== job 8038 ==
==> flow/design.v (excerpt) <==
module cache
(
    input clk,
    input rst,
    input  [11:0]  cpu_adr,
    input  [127:0] cpu_dat_m,
    input  [15:0]  cpu_sel,
    input          cpu_cyc,
    input          cpu_stb,
    input          cpu_we,
    output [127:0] cpu_dat_s,
    output         cpu_ack,
    output         cpu_rty,
    output [11:0]  mem_adr,
    output [127:0] mem_dat_m,
    output [15:0]  mem_sel,
    output         mem_cyc,
    output         mem_stb,
    output         mem_we,
    input  [127:0] mem_dat_s,
    input          mem_ack,
    input          mem_rty
);
clock: 10.2 ns
lec_check: 0
abc_area: 1
cap_margin: 20
cell_pad_in_sites_detail_placement: 2
core_aspect_ratio: 1.13
core_margin: 10
core_utilization: 48
cts_cluster_diameter: 40
gpl_routability_driven: 1
gpl_timing_driven: 1
hold_slack_margin: -0.08
max_routing_layer: met5
min_routing_layer: met2
place_density: 0.9
setup_slack_margin: 2.81
slew_margin: 20
run.sh (not shown) runs the stock make flow with config.mk's settings and CLKGATE_MAP_FILE=.
Job 8038: it failed during clock tree synthesis (4_1_cts), and the tool reported DPL-0033.
#### Input delta (job 305 over job 8038)
==> flow/config.mk <==
export PLATFORM = sky130hd
export DESIGN_NAME = cache
export DESIGN_NICKNAME = cache
export VERILOG_FILES = /design/flow/design.v
export SDC_FILE = /design/flow/constraint.sdc
export NUM_CORES = 4
export LEC_CHECK = 0
export ABC_AREA = 1
export CAP_MARGIN = 40
export CELL_PAD_IN_SITES_DETAIL_PLACEMENT = 0
export CELL_PAD_IN_SITES_GLOBAL_PLACEMENT = 3
export CORE_MARGIN = 2
export CORE_UTILIZATION = 40
export GPL_ROUTABILITY_DRIVEN = 1
export GPL_TIMING_DRIVEN = 0
export HOLD_SLACK_MARGIN = -0.03
export PLACE_DENSITY_LB_ADDON = 0.0
export SETUP_SLACK_MARGIN = -0.29
export SLEW_MARGIN = 0
export TNS_END_PERCENT = 65
==> flow/constraint.sdc <==
create_clock -name core_clock -period 6.95 [get_ports {clk}]
set_input_delay 1.3900 -clock core_clock [delete_from_list [all_inputs] [get_ports {clk}]]
set_output_delay 1.3900 -clock core_clock [all_outputs]
set_load 0.01 [all_outputs]
## What came out
Job 305 vs. job 8038: setup slack at placement decreased 3080 ps; chip height essentially unchanged; die area grew by about 12%; number of standard-cell rows in the floorplan moved up; placed cell area increased 7500 um^2. Die extent in x in job 305 vs job 8038: up about 12%. Reported for job 8038 and job 305, synthesized-area fraction occupied by ao, oa, aoi and oai cells turned out identical to the last digit. No crash in job 305: every stage finished, but the layout fails its final checks due to negative setup slack. Comparing job 8038 and job 305, the higher number of cells in the design after placement is on job 305. Relative to job 8038, final weighted congestion in routability-driven placement increased by about 5.5% in job 305.
> inputs changed (job 305 -> job 4290)
==> flow/config.mk <==
export PLATFORM = sky130hd
export DESIGN_NAME = cache
export DESIGN_NICKNAME = cache
export VERILOG_FILES = /design/flow/design.v
export SDC_FILE = /design/flow/constraint.sdc
export NUM_CORES = 4
export LEC_CHECK = 0
export CAP_MARGIN = 20
export CORE_MARGIN = 2
export CORE_UTILIZATION = 66
export CTS_CLUSTER_SIZE = 63
export SLEW_MARGIN = 20
==> flow/constraint.sdc <==
create_clock -name core_clock -period 4.0 [get_ports {clk}]
set_input_delay 0.8000 -clock core_clock [delete_from_list [all_inputs] [get_ports {clk}]]
set_output_delay 0.8000 -clock core_clock [all_outputs]
set_load 0.01 [all_outputs]
### Flow results
Looking at growth of design area from synthesis to finish, job 4290 sits 7.0 points above job 305. From job 305 to job 4290 the numbers moved as follows: sequential cell area in the final layout flat, post-synthesis cell area lower, number of endpoints failing setup at the final stage went up about 1900%, count of input and output buffers moved up. Job 4290 vs job 305, worst setup path startpoint: cache_datapath1.mar.data[5] vs cpu_adr[2]. Compared with job 305, mean routed wirelength per cell in job 4290 decreased by more than 10%. Ran to the end and failed final checks on negative setup slack: job 4290. Sequential cell area share (lower): job 4290.
[inputs] job 8806 vs job 4290
diff --git a/flow/config.mk b/flow/config.mk
--- a/flow/config.mk
+++ b/flow/config.mk
@@ -7,0 +8 @@
+export ABC_AREA = 1
@@ -9,3 +10,9 @@
-export CORE_MARGIN = 2
-export CORE_UTILIZATION = 66
-export CTS_CLUSTER_SIZE = 63
+export CELL_PAD_IN_SITES_DETAIL_PLACEMENT = 2
+export CORE_ASPECT_RATIO = 0.73
+export CORE_MARGIN = 10
+export CORE_UTILIZATION = 48
+export CTS_CLUSTER_DIAMETER = 137
+export GPL_ROUTABILITY_DRIVEN = 0
+export HOLD_SLACK_MARGIN = -0.08
+export PLACE_DENSITY = 0.9
+export SETUP_SLACK_MARGIN = 2.81
==> flow/constraint.sdc <==
create_clock -name core_clock -period 10.2 [get_ports {clk}]
set_input_delay 2.0400 -clock core_clock [delete_from_list [all_inputs] [get_ports {clk}]]
set_output_delay 2.0400 -clock core_clock [all_outputs]
set_load 0.01 [all_outputs]
--- outcome ---
- Status: job 8806 FAILED at clock tree synthesis (4_1_cts) (tool error)
- Lower fraction of synthesized area in multiplexers goes to job 8806 over job 4290.
- The run showing the greater cell area after placement is job 4290.
- Job 4290 → job 8806: core region area has increased, cell count in the Yosys report grew by about 12%, number of cell rows increased 0.69%.
- Relative to job 4290, the mean area per synthesized cell of job 8806 is lower by 1.0 um^2.
- Between job 8806 and job 4290, the parity-gate share of the synthesized area counting xor and xnor cells figures differ only marginally.
- Lower overall chip area among job 4290 and job 8806: job 4290
What job 2033 does differently from job 8806 at the input level:
==> flow/config.mk <==
export PLATFORM = sky130hd
export DESIGN_NAME = cache
export DESIGN_NICKNAME = cache
export VERILOG_FILES = /design/flow/design.v
export SDC_FILE = /design/flow/constraint.sdc
export NUM_CORES = 4
export LEC_CHECK = 0
export CAP_MARGIN = 20
export CELL_PAD_IN_SITES_DETAIL_PLACEMENT = 2
export CELL_PAD_IN_SITES_GLOBAL_PLACEMENT = 1
export CORE_ASPECT_RATIO = 1.05
export CORE_MARGIN = 4
export CORE_UTILIZATION = 24
export GPL_TIMING_DRIVEN = 1
export HOLD_SLACK_MARGIN = 0.11
export MIN_ROUTING_LAYER = met1
export PLACE_DENSITY = 0.6
export SETUP_SLACK_MARGIN = 1.31
export SLEW_MARGIN = 40
export TNS_END_PERCENT = 55
==> flow/constraint.sdc <==
create_clock -name core_clock -period 7.5 [get_ports {clk}]
set_input_delay 1.5000 -clock core_clock [delete_from_list [all_inputs] [get_ports {clk}]]
set_output_delay 1.5000 -clock core_clock [all_outputs]
set_load 0.01 [all_outputs]
--- outcome ---
Job 2033 finished all stages; the layout is clean.
Job 2033 gives less simple logic cell fraction of the synthesized area than job 8806 did.
Core utilization before placement delta for job 2033 relative to job 8806: 24 points lower
Yosys chip area for job 2033 is lower than for job 8806.
Changes observed in job 2033 relative to job 8806: die size increased 84%, post-DP HPWL decreased about 30%, post-synthesis cell area decreased about 2.2%, row count increased 68%.
Relative to job 8806, the post-synthesis average cell area measured on job 2033 has increased by a little under 10%.

* * *

## run A
Starting RTL as in the previous note.
clock: 7.5 ns
lec_check: 0
cap_margin: 20
cell_pad_in_sites_detail_placement: 2
cell_pad_in_sites_global_placement: 1
core_aspect_ratio: 1.05
core_margin: 5
core_utilization: 24
cts_cluster_diameter: 212
gpl_timing_driven: 1
hold_slack_margin: 0.11
min_routing_layer: met1
place_density: 0.6
setup_slack_margin: 1.31
slew_margin: 40
tns_end_percent: 55
Input changes introduced in run B (baseline for comparison: run A):
# run A
export LEC_CHECK = 0
export CAP_MARGIN = 20
export CELL_PAD_IN_SITES_DETAIL_PLACEMENT = 2
export CELL_PAD_IN_SITES_GLOBAL_PLACEMENT = 1
export CORE_ASPECT_RATIO = 1.05
export CORE_MARGIN = 5
export CORE_UTILIZATION = 24
export CTS_CLUSTER_DIAMETER = 212
export GPL_TIMING_DRIVEN = 1
export HOLD_SLACK_MARGIN = 0.11
export MIN_ROUTING_LAYER = met1
export PLACE_DENSITY = 0.6
export SETUP_SLACK_MARGIN = 1.31
export SLEW_MARGIN = 40
export TNS_END_PERCENT = 55
create_clock -name core_clock -period 7.5 [get_ports {clk}]
# run B
export LEC_CHECK = 0
export CAP_MARGIN = 20
export CORE_ASPECT_RATIO = 0.73
export CORE_MARGIN = 10
export CORE_UTILIZATION = 48
export GPL_ROUTABILITY_DRIVEN = 0
export HOLD_SLACK_MARGIN = 0.22
export SLEW_MARGIN = 20
create_clock -name core_clock -period 7.5 [get_ports {clk}]
Notes after the runs:
Out of run A and run B, the only run to close with the timing, DRC and antenna checks passing was run A. Of the two values seen for class of the most critical setup path, in -> out was produced by run B and reg -> out by run A. For sequential group power, run B and run A come out practically identical. Wire length on met2: run B lower than run A. In terms of area share of xor/xnor cells in the synthesized design, run B and run A differ only marginally. Final setup TNS ended up 0.032 ns lower on run B than on run A. Of run B and run A, it is run B that has the lower buffer-and-inverter tally for the worst setup path. Layout-stage area growth over the synthesis result delta for run B relative to run A: 9.7 points lower. Run B ended up with cpu_dat_s[28] as its end point of the critical path; run A ended up with cpu_dat_s[12]. Run B ended up with sky130_fd_sc_hd__clkdlybuf4s50_1 as its standard cell with the maximum stage delay on the critical path; run A ended up with sky130_fd_sc_hd__or4b_4.
Power is estimated from default activity; no workload was simulated.
